==> sierra: inputs <==
Design ALU_Top, start of the top module:
module ALU_Top #(parameter width = 16 ,
                   Arith_width = width + width ,
                   Logic_width = width,	
                   CMP_width   = width,
                   Shift_width = width)(
input wire [width-1:0] A,
input wire [width-1:0] B,
input wire CLK,
input wire RST,
input wire [3:0] ALU_FUN,
output wire [Arith_width-1:0]  Arith_OUT,
output wire                    Carry_OUT,
output wire                    Arith_Flag,
output wire [Logic_width-1:0]  Logic_OUT,  
output wire                    Logic_Flag,
output wire [CMP_width-1:0]    CMP_OUT,    
output wire                    CMP_Flag,
output wire [Shift_width-1:0]  Shift_OUT,
output wire                    Shift_Flag
);
Settings: LEC_CHECK=0, ABC_AREA=0, CAP_MARGIN=20, CORE_ASPECT_RATIO=1.83, CORE_MARGIN=6, CORE_UTILIZATION=56, CTS_CLUSTER_DIAMETER=156, CTS_CLUSTER_SIZE=18, GPL_TIMING_DRIVEN=0, MIN_ROUTING_LAYER=met2, SLEW_MARGIN=25, TNS_END_PERCENT=50; clock period 68.8 ns.
run.sh (not shown) runs the stock make flow with config.mk's settings and CLKGATE_MAP_FILE=.
==> willow (differences from sierra) <==
- ABC_AREA: 0 -> unset
- CORE_ASPECT_RATIO: 1.83 -> 0.5
- CORE_MARGIN: 6 -> 2
- CORE_UTILIZATION: 56 -> 50
- CTS_CLUSTER_DIAMETER: 156 -> 339
- CTS_CLUSTER_SIZE: 18 -> 100
- GPL_TIMING_DRIVEN: 0 -> unset
- MIN_ROUTING_LAYER: met2 -> unset
- PLACE_DENSITY: unset -> 0.81
- SLEW_MARGIN: 25 -> 20
- TNS_END_PERCENT: 50 -> 10
==> flow/constraint.sdc (replaced) <==
create_clock -name core_clock -period 95.0 [get_ports {CLK}]
set_input_delay 19.0000 -clock core_clock [delete_from_list [all_inputs] [get_ports {CLK}]]
set_output_delay 19.0000 -clock core_clock [all_outputs]
set_load 0.01 [all_outputs]
==> qor summary <==
metric	sierra	willow
Die extent in y	401.3 um	219.4 um
Cell total after placement	7687	7831
Number of primary I/O pins	123	123
Post-synth cell types	113	113
Total of cells resized after clock tree synthesis	839	11
Die Width	224.7 um	434.7 um
Setup Fix Bufs, Post-CTS	451	0
Core Box Area	81910 sq um	91250 sq um
Post-synthesis sequential area ratio	3.831%	3.831%
Num CTS Buffers	9	9
DP Wirelength	179300 um	147200 um
Status	did not finish	timing/DRC/antenna clean
Last stage reached	5_1_grt	-
Quantity of I/O buffers inserted on ports	107	108
Chip area	90180 sq um	95350 sq um
Area after detailed placement	52370 sq um	50770 sq um
Core utilization at floorplan	56.62%	50.82%
DP Worst Slack	-27.88 ns	-1.690 ns
Cell Rows	142	78
Post-CTS Hold Fix Bufs	0	0
Mean area per synthesized cell	7.384 sq um	7.384 sq um
Final weighted congestion in routability-driven placement	1.314	1.104

---

==> inputs of trial 87 <==
==> flow/design.v <==
module DECODER(
input  wire [3:2] ALU_FUN,
output reg Arith_Enable,
output reg Logic_Enable,
output reg CMP_Enable, 
output reg Shift_Enable
);
always @(*)
   begin
     Arith_Enable   = 1'b0;
	 Logic_Enable = 1'b0;
	 CMP_Enable   = 1'b0;
	 Shift_Enable = 1'b0;
     case(ALU_FUN)
	     2'b00 : Arith_Enable = 1'b1;
	     2'b01 : Logic_Enable = 1'b1;
	     2'b10 : CMP_Enable   = 1'b1;
	     2'b11 : Shift_Enable = 1'b1;
	  endcase
   end 
 endmodule
module ARITHMETIC_UNIT #(parameter width = 16 , Arith_width = width + width )(
input wire signed [width-1:0] A,
input wire signed [width-1:0] B, 
input wire [1:0] ALU_FUN,
input wire Arith_Enable,
input wire CLK,
input wire RST,
output reg signed [Arith_width-1:0] Arith_OUT,
output reg        Carry_OUT,
output reg        Arith_Flag
);
reg [Arith_width-1:0] Arith_OUT0;
reg                   Carry_OUT0;
reg                   Arith_Flag0;
always @(posedge CLK, negedge RST)
  begin 
    if(!RST)
	 begin
	    Arith_OUT <= 'b0;
		Carry_OUT <= 16'b0;
		Arith_Flag<= 1'b0;
	 end
	else
	 begin
	    Arith_OUT <= Arith_OUT0;
		if(Arith_Enable)
		  Carry_OUT <= Carry_OUT0;
		Arith_Flag<= Arith_Flag0;
	 end
  end
always @(*)
  begin
     if(Arith_Enable)
	 begin
	     Arith_Flag0 = 1'b1;
	     case(ALU_FUN)
		     2'b00 : {Carry_OUT0,Arith_OUT0} = A+B;
			 2'b01 : {Carry_OUT0,Arith_OUT0} = A-B;
			 2'b10 : {Carry_OUT0,Arith_OUT0} = A*B;
			 2'b11 : {Carry_OUT0,Arith_OUT0} = (B == 0) ? 1'sb0 : A/B;
		  endcase
	 end
	 else
	   begin
	     Arith_OUT0  = 'b0;
		 Carry_OUT0  = 1'b0;
		 Arith_Flag0 = 1'b0;
	   end
  end
endmodule
module LOGIC_UNIT #(parameter width = 16 , Logic_width = width)(
input wire  [width-1:0] A,
input wire  [width-1:0] B, 
input wire [1:0] ALU_FUN,
input wire Logic_Enable,
input wire CLK,
input wire RST,
output reg [Logic_width-1:0] Logic_OUT,
output reg         Logic_Flag
);
reg [Logic_width-1:0] Logic_OUT0; 
reg                   Logic_Flag0 ;
always @(posedge CLK, negedge RST)
  begin
    if(!RST)
	 begin
	    Logic_OUT <= 'b0;
		Logic_Flag<= 1'b0;
	 end
	else
	 begin
	  Logic_OUT <= Logic_OUT0;
		Logic_Flag<= Logic_Flag0;
	 end
  end
always @(*)
  begin
     if(Logic_Enable)
	 begin
	     Logic_Flag0 = 1'b1;
	     case(ALU_FUN)
		   2'b00 : Logic_OUT0 = A&B;
			 2'b01 : Logic_OUT0 = A|B;
			 2'b10 : Logic_OUT0 = ~(A&B);
			 2'b11 : Logic_OUT0 = ~(A|B);
		  endcase
	 end
	 else
	   begin
	     Logic_OUT0  = 'b0;
		 Logic_Flag0 = 1'b0;
	   end
  end
endmodule
module CMP_UNIT #(parameter width = 16 , CMP_width   = width )(
input wire  [width-1:0] A,
input wire  [width-1:0] B, 
input wire [1:0] ALU_FUN,
input wire CMP_Enable,
input wire CLK,
input wire RST,
output reg [CMP_width-1:0] CMP_OUT,
output reg         CMP_Flag
);
reg [CMP_width-1:0] CMP_OUT0;
reg                 CMP_Flag0 ;
reg [CMP_width-1:0] EQ ;
reg [CMP_width-1:0] GR ; 
reg [CMP_width-1:0] LW;
always @(posedge CLK , negedge RST)
  begin
    if(!RST)
	 begin
	    CMP_OUT <= 'b0;
		CMP_Flag<= 1'b0;
	 end
	else
	 begin
	    CMP_OUT <= CMP_OUT0;
		CMP_Flag<= CMP_Flag0;
	 end
  end
always @(*)
  begin
     if(A==B)
       EQ ='b1;
     else 
       EQ ='b0;
     if(A>B)
       GR ='b10;
     else 
       GR ='b0;
     if(A<B)
       LW ='b11;
     else 
       LW ='b0;
     if(CMP_Enable)
	   begin
	     CMP_Flag0 = 1'b1;
	     case(ALU_FUN)
		     2'b00 : CMP_OUT0 = 'b0;
			 2'b01 : CMP_OUT0 = EQ;
			 2'b10 : CMP_OUT0 = GR;
			 2'b11 : CMP_OUT0 = LW;
		  endcase
	   end
	 else
	   begin
	     CMP_OUT0  = 'b0;
		 CMP_Flag0 = 1'b0;
	   end
  end
endmodule
module SHIFT_UNIT #(parameter width = 16 , Shift_width = width)(
input wire  [width-1:0] A,
input wire  [width-1:0] B, 
input wire [1:0] ALU_FUN,
input wire Shift_Enable,
input wire CLK,
input wire RST,
output reg [Shift_width-1:0] Shift_OUT,
output reg         Shift_Flag
);
reg [Shift_width-1:0] Shift_OUT0;
reg                   Shift_Flag0 ;
always @(posedge CLK, negedge RST)
  begin
    if(!RST)
	 begin
	    Shift_OUT <= 'b0;
		Shift_Flag<= 1'b0;
	 end
	else
	 begin
	    Shift_OUT <= Shift_OUT0;
		Shift_Flag<= Shift_Flag0;
	 end
  end
always @(*)
  begin
     if(Shift_Enable)
	 begin
	     Shift_Flag0 = 1'b1;
	     case(ALU_FUN)
		     2'b00 : Shift_OUT0 = A>>1'b1;
			 2'b01 : Shift_OUT0 = A<<1'b1;
			 2'b10 : Shift_OUT0 = B>>1'b1;
			 2'b11 : Shift_OUT0 = B<<1'b1;
		  endcase
	 end
	 else
	   begin
	     Shift_OUT0  = 'b0;
		 Shift_Flag0 = 1'b0;
	   end
  end
endmodule
module ALU_Top #(parameter width = 16 ,
                   Arith_width = width + width ,
                   Logic_width = width,	
                   CMP_width   = width,
                   Shift_width = width)(
input wire [width-1:0] A,
input wire [width-1:0] B,
input wire CLK,
input wire RST,
input wire [3:0] ALU_FUN,
output wire [Arith_width-1:0]  Arith_OUT,
output wire                    Carry_OUT,
output wire                    Arith_Flag,
output wire [Logic_width-1:0]  Logic_OUT,  
output wire                    Logic_Flag,
output wire [CMP_width-1:0]    CMP_OUT,    
output wire                    CMP_Flag,
output wire [Shift_width-1:0]  Shift_OUT,
output wire                    Shift_Flag
);
wire Arith_Enable ,Logic_Enable , CMP_Enable , Shift_Enable;
DECODER u_decoder(
.ALU_FUN(ALU_FUN[3:2]),
.Arith_Enable(Arith_Enable),
.Logic_Enable(Logic_Enable),
.CMP_Enable(CMP_Enable),
.Shift_Enable(Shift_Enable)
);
ARITHMETIC_UNIT #(.width(width),.Arith_width(Arith_width)) u_arithmatic(
.A(A),
.B(B),
.ALU_FUN(ALU_FUN[1:0]),
.CLK(CLK),
.RST(RST),
.Arith_Enable(Arith_Enable),
.Arith_OUT(Arith_OUT),
.Carry_OUT(Carry_OUT),
.Arith_Flag(Arith_Flag)
);
LOGIC_UNIT #(.width(width),.Logic_width(Logic_width)) u_logic(
.A(A),
.B(B),
.ALU_FUN(ALU_FUN[1:0]),
.CLK(CLK),
.RST(RST),
.Logic_Enable(Logic_Enable),
.Logic_OUT(Logic_OUT),
.Logic_Flag(Logic_Flag)
);
CMP_UNIT #(.width(width),.CMP_width(CMP_width)) u_cmp(
.A(A),
.B(B),
.ALU_FUN(ALU_FUN[1:0]),
.CLK(CLK),
.RST(RST),
.CMP_Enable(CMP_Enable),
.CMP_OUT(CMP_OUT),
.CMP_Flag(CMP_Flag)
);
SHIFT_UNIT #(.width(width),.Shift_width(Shift_width)) u_shift(
.A(A),
.B(B),
.ALU_FUN(ALU_FUN[1:0]),
.CLK(CLK),
.RST(RST),
.Shift_Enable(Shift_Enable),
.Shift_OUT(Shift_OUT),
.Shift_Flag(Shift_Flag)
);
endmodule
==> flow/run.sh <==
#!/bin/bash
# the make line also repeats each setting of config.mk as NAME=value (left out here)
make -C /OpenROAD-flow-scripts/flow DESIGN_CONFIG=/design/flow/config.mk WORK_HOME=/design/flow/orfs CLKGATE_MAP_FILE= finish
==> flow/config.mk <==
export PLATFORM = sky130hd
export DESIGN_NAME = ALU_Top
export DESIGN_NICKNAME = ALU_Top
export VERILOG_FILES = /design/flow/design.v
export SDC_FILE = /design/flow/constraint.sdc
export NUM_CORES = 4
export LEC_CHECK = 0
export CAP_MARGIN = 20
export CELL_PAD_IN_SITES_DETAIL_PLACEMENT = 1
export CELL_PAD_IN_SITES_GLOBAL_PLACEMENT = 2
export CORE_MARGIN = 10
export CORE_UTILIZATION = 40
export CTS_CLUSTER_SIZE = 30
export GPL_TIMING_DRIVEN = 0
export SLEW_MARGIN = 20
==> flow/constraint.sdc <==
create_clock -name core_clock -period 95.0 [get_ports {CLK}]
set_input_delay 19.0000 -clock core_clock [delete_from_list [all_inputs] [get_ports {CLK}]]
set_output_delay 19.0000 -clock core_clock [all_outputs]
set_load 0.01 [all_outputs]
==> build 72: changes against trial 87 <==
Settings changed: CAP_MARGIN 20 to 0, CELL_PAD_IN_SITES_GLOBAL_PLACEMENT 2 to unset, CORE_ASPECT_RATIO set to 0.83, CORE_MARGIN 10 to 2, CORE_UTILIZATION 40 to 18, CTS_CLUSTER_DIAMETER set to 388, CTS_CLUSTER_SIZE 30 to unset, GPL_TIMING_DRIVEN 0 to 1, MIN_ROUTING_LAYER set to met2, PLACE_DENSITY_LB_ADDON set to 0.08, TNS_END_PERCENT set to 75.
==> flow/constraint.sdc (replaced) <==
create_clock -name core_clock -period 154.0 [get_ports {CLK}]
set_input_delay 30.8000 -clock core_clock [delete_from_list [all_inputs] [get_ports {CLK}]]
set_output_delay 30.8000 -clock core_clock [all_outputs]
set_load 0.01 [all_outputs]
==> trial 80: changes against trial 87 <==
Settings changed: ABC_AREA set to 1, CELL_PAD_IN_SITES_DETAIL_PLACEMENT 1 to unset, CELL_PAD_IN_SITES_GLOBAL_PLACEMENT 2 to unset, CORE_MARGIN 10 to 2, CORE_UTILIZATION 40 to 72, CTS_CLUSTER_SIZE 30 to unset, GPL_TIMING_DRIVEN 0 to unset, TNS_END_PERCENT set to 5.
==> flow/constraint.sdc (replaced) <==
create_clock -name core_clock -period 41.7 [get_ports {CLK}]
set_input_delay 8.3400 -clock core_clock [delete_from_list [all_inputs] [get_ports {CLK}]]
set_output_delay 8.3400 -clock core_clock [all_outputs]
set_load 0.01 [all_outputs]
==> comparison <==
Trial 80 stopped in detailed placement (DPL-0033). Build 72 ran to the end with no violations. Trial 87 finished clean.
Against build 72, the worst setup slack of trial 87 is worse by 21 ns.
In synthesized area, trial 87 and build 72 do not differ.
Die area: trial 80 < trial 87 < build 72.
Utilization: trial 87 is higher than build 72 (27 points).
Synthesized cell count: trial 80 is higher than trial 87 (about 11%).
Against build 72, the worst hold slack of trial 87 is higher by 0.19 ns.
Clock skew is the same in trial 87 and build 72.
Of build 72 and trial 87, trial 87 has the higher global-route usage (gap 1.1 points).
Against build 72, the routed wire length of trial 87 is smaller by 20%.
